Setup of garnet:
// top
module top(
    input logic clk,         
    input logic rst,         
    output logic RGB_R,      
    output logic RGB_G,      
    output logic RGB_B       
);
clock: 23.7 ns
lec_check: 0
cap_margin: 20
core_aspect_ratio: 1.15
core_margin: 2
core_utilization: 18
gpl_routability_driven: 0
gpl_timing_driven: 0
hold_slack_margin: 0.27
max_routing_layer: met4
setup_slack_margin: 0.97
slew_margin: 20
tns_end_percent: 20
run.sh (not shown) runs the stock make flow with config.mk's settings and CLKGATE_MAP_FILE=.
Changes in amber relative to garnet:
- TNS_END_PERCENT no longer set, was 20
- PLACE_DENSITY_LB_ADDON now 0.0, previously not set
- CORE_UTILIZATION now 72, was 18
- GPL_TIMING_DRIVEN no longer set, was 0
- HOLD_SLACK_MARGIN no longer set, was 0.27
- GPL_ROUTABILITY_DRIVEN no longer set, was 0
- CORE_ASPECT_RATIO no longer set, was 1.15
- SETUP_SLACK_MARGIN no longer set, was 0.97
- MAX_ROUTING_LAYER no longer set, was met4
- the clock period (ns, I/O delays scaled along) now 11.0, was 23.7
Results
Compared to garnet, amber has global-route met1 utilization 38 points higher.
Looking only at wire length on met2, and setting everything else aside, the lower value of garnet and amber goes to garnet.
Comparing garnet and amber, the lower utilization was measured on garnet.
The flow for amber finished, though final verification flagged negative setup slack.
In the reports for garnet and amber, the smaller final critical-path setup slack belongs to amber.
garnet -> amber: count of placed standard cells in the final layout, fillers left out decreased by more than 10%
NOTE area of the multi-input gates garnet->amber increased by a few percent
amber: non-clock buffer count higher than garnet
When amber is measured against garnet, its via count of the first global-routing pass turns out about 12% higher.
Inputs modified between amber and harbor:
- CTS_CLUSTER_SIZE: unset -> 10
- CTS_CLUSTER_DIAMETER: unset -> 400
- SETUP_SLACK_MARGIN: unset -> -0.39
- PLACE_DENSITY_LB_ADDON: 0.0 -> 0.05
Notes after the runs:
The layout from harbor, despite a flow that completed every stage, fails the layout checks, with the failing checks listed as negative setup slack.
Re fraction of power consumed by the clock network: amber was higher than harbor.
For amber, the worst setup path startpoint was current_degree[4]$_SDFFE_PP0P_, unlike harbor, where it was current_degree[2]$_SDFFE_PP0P_.
Between harbor and amber, it is harbor whose storage element area is higher, by 0.32%.
Summary: with amber as the reference, net total in the final layout in harbor moved down slightly.
Compared with amber, harbor shows a global-route track usage on met3 that is 0.91 points lower.
For xenon, these inputs were changed with respect to harbor:
- CTS_CLUSTER_DIAMETER no longer set, was 400
- CORE_UTILIZATION now 29, was 72
- PLACE_DENSITY_LB_ADDON no longer set, was 0.05
- CTS_CLUSTER_SIZE no longer set, was 10
- SETUP_SLACK_MARGIN no longer set, was -0.39
- the clock period (ns, I/O delays scaled along) now 13.3, was 11.0
No stage failed in xenon, and the final checks on the layout all came back clean.
Per the comparison of xenon with harbor, first-pass GRT wire length fell by about 3.8%; clock-buffer cell count rose by 1; routed wire length fell by 5200 um.
Comparing harbor and xenon, relative contribution of the clock network to total power is higher on xenon.

---

== job 4331 ==
Starting RTL as in the previous note.
make LEC_CHECK=0 ABC_AREA=1 CAP_MARGIN=20 CORE_ASPECT_RATIO=1.47 CORE_MARGIN=2 CORE_UTILIZATION=69 CTS_CLUSTER_DIAMETER=397 CTS_CLUSTER_SIZE=95 PLACE_DENSITY=0.35 SLEW_MARGIN=20 finish   # period 9.65 ns
Job 4331 is listed as incomplete: the tool reported an error in 5_1_grt and the run ended there.
[inputs] job 9719 vs job 4331
- removing PLACE_DENSITY (formerly 0.35)
- removing CTS_CLUSTER_SIZE (formerly 95)
- changing CORE_UTILIZATION from 69 to 57
- removing CTS_CLUSTER_DIAMETER (formerly 397)
- removing CORE_ASPECT_RATIO (formerly 1.47)
## What came out
The fraction of the yosys area taken by sequential cells on job 4331 is in line with that on job 9719.
HPWL after detailed placement was higher in the run labelled job 9719.
In job 9719 the worst setup slack after placement turned out 0.12 ns lower than in job 4331.
Relative to job 4331, cell count after placement increased by 3.0% in job 9719.
Job 9719 finished all stages; however, its layout fails the closing checks, the failures being setup timing.
Relative to job 4331, number of rows in the core area has decreased by about 9% in job 9719.
[job 9719 vs job 4331] number of buffers inserted by post-CTS setup repair: higher in job 9719
Per the comparison of job 9719 with job 4331, die area higher, core footprint rose by about 20%.
Width of the chip in job 9719 is 32% above job 4331.
> inputs changed (job 9719 -> job 9779)
- a change of CORE_UTILIZATION from 57 to 72
- an added SETUP_SLACK_MARGIN of -0.39
- a deleted ABC_AREA that had been 1
- an added CTS_CLUSTER_SIZE of 10
- a change of the clock period (ns, I/O delays scaled along) from 9.65 to 11.0
==> results <==
- Status for job 9719 and job 9779: no clean run
- In job 9719 the implementation completed, yet the final layout does not meet the checks, the culprit being setup timing.
- Job 9779: complete, dirty (setup timing)
- Compared job 9779 vs job 9719, and total power of the final layout is down in job 9779.
- Worst setup slack: lower on job 9719
- Looking at critical path capture point, the blue_pwm_value[1]$_SDFFE_PP0P_ result is from job 9779; the red_pwm_value[0]$_SDFFE_PP0P_ one comes from job 9719.
- Against job 9719, job 9779 comes in 5.4 points higher on core occupancy in the finished layout.
- What job 9719 reported for finished layout cell area has to be multiplied by 0.853 to get the figure for job 9779.
- Compared to job 9719, job 9779 was floorplanned on a smaller die.

---

Starting RTL as in the previous note.
## top
module top(
    input logic clk,         
    input logic rst,         
    output logic RGB_R,      
    output logic RGB_G,      
    output logic RGB_B       
);
    localparam CLK_FREQ = 12_000_000;  
    localparam PWM_RESOLUTION = 8;   
    localparam PWM_MAX = (1 << PWM_RESOLUTION) - 1;   
    localparam PWM_CYCLES = 256;   
    localparam DEGREES_MAX = 360;
    localparam CYCLES_PER_DEGREE = CLK_FREQ / DEGREES_MAX;   
    typedef enum logic [1:0] {
        STATE_PWM_COUNT,
        STATE_DEGREE_COUNT,
        STATE_HSV_CALC,
        STATE_PWM_OUTPUT
    } state_t;
    logic [PWM_RESOLUTION-1:0] pwm_counter;
    logic [PWM_RESOLUTION-1:0] red_pwm_value, green_pwm_value, blue_pwm_value;
    logic [31:0] degree_counter;
    logic [8:0] current_degree;
    state_t current_state;
    state_t next_state;
    always_ff @(posedge clk) begin
        if (rst) current_state <= STATE_PWM_COUNT;
        else current_state <= next_state;
    end
    always_comb begin  
        case (current_state)
            STATE_PWM_COUNT: begin
  ...
Settings: LEC_CHECK=0, ABC_AREA=1, CAP_MARGIN=20, CORE_MARGIN=2, CORE_UTILIZATION=72, CTS_CLUSTER_DIAMETER=398, CTS_CLUSTER_SIZE=98, PLACE_DENSITY=0.4, SETUP_SLACK_MARGIN=1.49, SLEW_MARGIN=20; clock period 5.07 ns.
The first run never finished: it broke off in clock tree synthesis, error DPL-0033.
Next try:
==> flow/config.mk (replaced) <==
export PLATFORM = sky130hd
export DESIGN_NAME = top
export DESIGN_NICKNAME = top
export VERILOG_FILES = /design/flow/design.v
export SDC_FILE = /design/flow/constraint.sdc
export NUM_CORES = 4
export LEC_CHECK = 0
export CAP_MARGIN = 20
export CORE_MARGIN = 2
export CORE_UTILIZATION = 65
export PLACE_DENSITY = 0.35
export SLEW_MARGIN = 20
=>
- With this change the flow did not get past global routing (GRT-0232)
- die size went up by 11%
- synthesized cell count shrinks by 12%
- synthesized area climbs by 0.65%
Next try:
--- a/flow/config.mk
+++ b/flow/config.mk
@@ -9,4 +9,5 @@
 export CORE_MARGIN = 2
-export CORE_UTILIZATION = 65
-export PLACE_DENSITY = 0.35
+export CORE_UTILIZATION = 72
+export PLACE_DENSITY = 0.39
+export SETUP_SLACK_MARGIN = 2.36
 export SLEW_MARGIN = 20
==> flow/constraint.sdc (replaced) <==
create_clock -name core_clock -period 10.6 [get_ports {clk}]
set_input_delay 2.1200 -clock core_clock [delete_from_list [all_inputs] [get_ports {clk}]]
set_output_delay 2.1200 -clock core_clock [all_outputs]
set_load 0.01 [all_outputs]
After rerunning: The changed run aborted during global routing with GRT-0232. Die size falls by 9.5%. Synthesized area does not change. Synthesized cell count is unchanged.
Next try:
--- a/flow/config.mk
+++ b/flow/config.mk
@@ -7,2 +7,3 @@
 export LEC_CHECK = 0
+export ABC_AREA = 1
 export CAP_MARGIN = 20
@@ -10,4 +11,4 @@
 export CORE_UTILIZATION = 72
-export PLACE_DENSITY = 0.39
-export SETUP_SLACK_MARGIN = 2.36
+export CTS_CLUSTER_SIZE = 81
+export PLACE_DENSITY_LB_ADDON = 0.23
 export SLEW_MARGIN = 20
==> flow/constraint.sdc (replaced) <==
create_clock -name core_clock -period 14.0 [get_ports {clk}]
set_input_delay 2.8000 -clock core_clock [delete_from_list [all_inputs] [get_ports {clk}]]
set_output_delay 2.8000 -clock core_clock [all_outputs]
set_load 0.01 [all_outputs]
After rerunning: The new run went through all stages and came out clean; area after synthesis went down by about 0.65%; die size went down by about 0.6%; synthesized cell count went up by about 14%.

---

the baseline:
The RTL this note starts from:
==> flow/design.v <==
module top(
    input logic clk,         
    input logic rst,         
    output logic RGB_R,      
    output logic RGB_G,      
    output logic RGB_B       
);
    localparam CLK_FREQ = 12_000_000;  
    localparam PWM_RESOLUTION = 8;   
    localparam PWM_MAX = (1 << PWM_RESOLUTION) - 1;   
    localparam PWM_CYCLES = 256;   
    localparam DEGREES_MAX = 360;
    localparam CYCLES_PER_DEGREE = CLK_FREQ / DEGREES_MAX;   
    typedef enum logic [1:0] {
        STATE_PWM_COUNT,
        STATE_DEGREE_COUNT,
        STATE_HSV_CALC,
        STATE_PWM_OUTPUT
    } state_t;
    logic [PWM_RESOLUTION-1:0] pwm_counter;
    logic [PWM_RESOLUTION-1:0] red_pwm_value, green_pwm_value, blue_pwm_value;
    logic [31:0] degree_counter;
    logic [8:0] current_degree;
    state_t current_state;
    state_t next_state;
    always_ff @(posedge clk) begin
        if (rst) current_state <= STATE_PWM_COUNT;
        else current_state <= next_state;
    end
    always_comb begin  
        case (current_state)
            STATE_PWM_COUNT: begin
                if (degree_counter == CYCLES_PER_DEGREE - 1) begin
                    next_state = STATE_DEGREE_COUNT;
                end else begin
                    next_state = STATE_PWM_COUNT;
                end
            end
            STATE_DEGREE_COUNT: begin
                next_state = STATE_HSV_CALC;
            end
            STATE_HSV_CALC: begin
                next_state = STATE_PWM_OUTPUT;
            end
            STATE_PWM_OUTPUT: begin
                next_state = STATE_PWM_COUNT;
            end
            default: begin
                next_state = STATE_PWM_COUNT;
            end
        endcase
    end
    always_ff @(posedge clk) begin
        if (rst) begin
            pwm_counter <= 0;
            degree_counter <= 0;
            current_degree <= 0;
            red_pwm_value <= 0;
            green_pwm_value <= 0;
            blue_pwm_value <= 0;
        end else
        case (current_state)
            STATE_PWM_COUNT: begin
                pwm_counter <= pwm_counter + 1;                
                if (degree_counter == CYCLES_PER_DEGREE - 1) begin
                    degree_counter <= 0;
                end else begin
                    degree_counter <= degree_counter + 1;
                end
            end
            STATE_DEGREE_COUNT: begin
                if (current_degree == DEGREES_MAX - 1) begin
                    current_degree <= 0;
                end else begin
                    current_degree <= current_degree + 1;
                end
            end
            STATE_HSV_CALC: begin
                if (current_degree < 60) begin
                    red_pwm_value <= PWM_MAX;
                end else if (current_degree < 120) begin
                    red_pwm_value <= PWM_MAX - ((current_degree - 60) * PWM_MAX / 60);
                end else if (current_degree < 240) begin
                    red_pwm_value <= 0;
                end else if (current_degree < 300) begin
                    red_pwm_value <= (current_degree - 240) * PWM_MAX / 60;
                end else begin
                    red_pwm_value <= PWM_MAX;
                end
                if (current_degree < 60) begin
                    green_pwm_value <= current_degree * PWM_MAX / 60;
                end else if (current_degree < 180) begin
                    green_pwm_value <= PWM_MAX;
                end else if (current_degree < 240) begin
                    green_pwm_value <= PWM_MAX - ((current_degree - 180) * PWM_MAX / 60);
                end else begin
                    green_pwm_value <= 0;
                end
                if (current_degree < 120) begin
                    blue_pwm_value <= 0;
                end else if (current_degree < 180) begin
                    blue_pwm_value <= (current_degree - 120) * PWM_MAX / 60;
                end else if (current_degree < 300) begin
                    blue_pwm_value <= PWM_MAX;
                end else begin
                    blue_pwm_value <= PWM_MAX - ((current_degree - 300) * PWM_MAX / 60);
                end
            end
            STATE_PWM_OUTPUT: begin
            end
        endcase
    end
    assign RGB_R = (pwm_counter > red_pwm_value) ? 1'b1 : 1'b0;
    assign RGB_G = (pwm_counter > green_pwm_value) ? 1'b1 : 1'b0;
    assign RGB_B = (pwm_counter > blue_pwm_value) ? 1'b1 : 1'b0;
endmodule
clock: 23.7 ns
lec_check: 0
cap_margin: 20
core_aspect_ratio: 0.53
core_margin: 2
core_utilization: 18
gpl_routability_driven: 1
gpl_timing_driven: 0
hold_slack_margin: 0.27
max_routing_layer: met4
setup_slack_margin: 3.2
slew_margin: 20
tns_end_percent: 20
The final layout from the baseline, which completed every stage, passed the timing, design-rule and antenna checks at the end of the flow.
#### Input delta (the candidate over the baseline)
- changing CORE_UTILIZATION from 18 to 40
- removing TNS_END_PERCENT (formerly 20)
- removing MAX_ROUTING_LAYER (formerly met4)
- removing SETUP_SLACK_MARGIN (formerly 3.2)
- removing GPL_ROUTABILITY_DRIVEN (formerly 1)
- removing HOLD_SLACK_MARGIN (formerly 0.27)
- removing CORE_ASPECT_RATIO (formerly 0.53)
- removing GPL_TIMING_DRIVEN (formerly 0)
- changing the clock period (ns, I/O delays scaled along) from 23.7 to 13.3
Findings:
Compared with the baseline, the candidate shows a lower post-route minimum period. Summary: with the baseline as the reference, detailed-route wire length on metal 1 in the candidate moved down by more than a quarter. Looking at the reports, the candidate completed the entire flow and the layout it produced met the timing, design-rule and antenna checks. On number of buffer and inverter instances along the worst setup path, the higher figure sits with the baseline, not the candidate. Diff the baseline -> the candidate | first-pass GRT wire length | decrease of 8.8%.
No activity file was given, so power comes from the tool's default toggle rates.
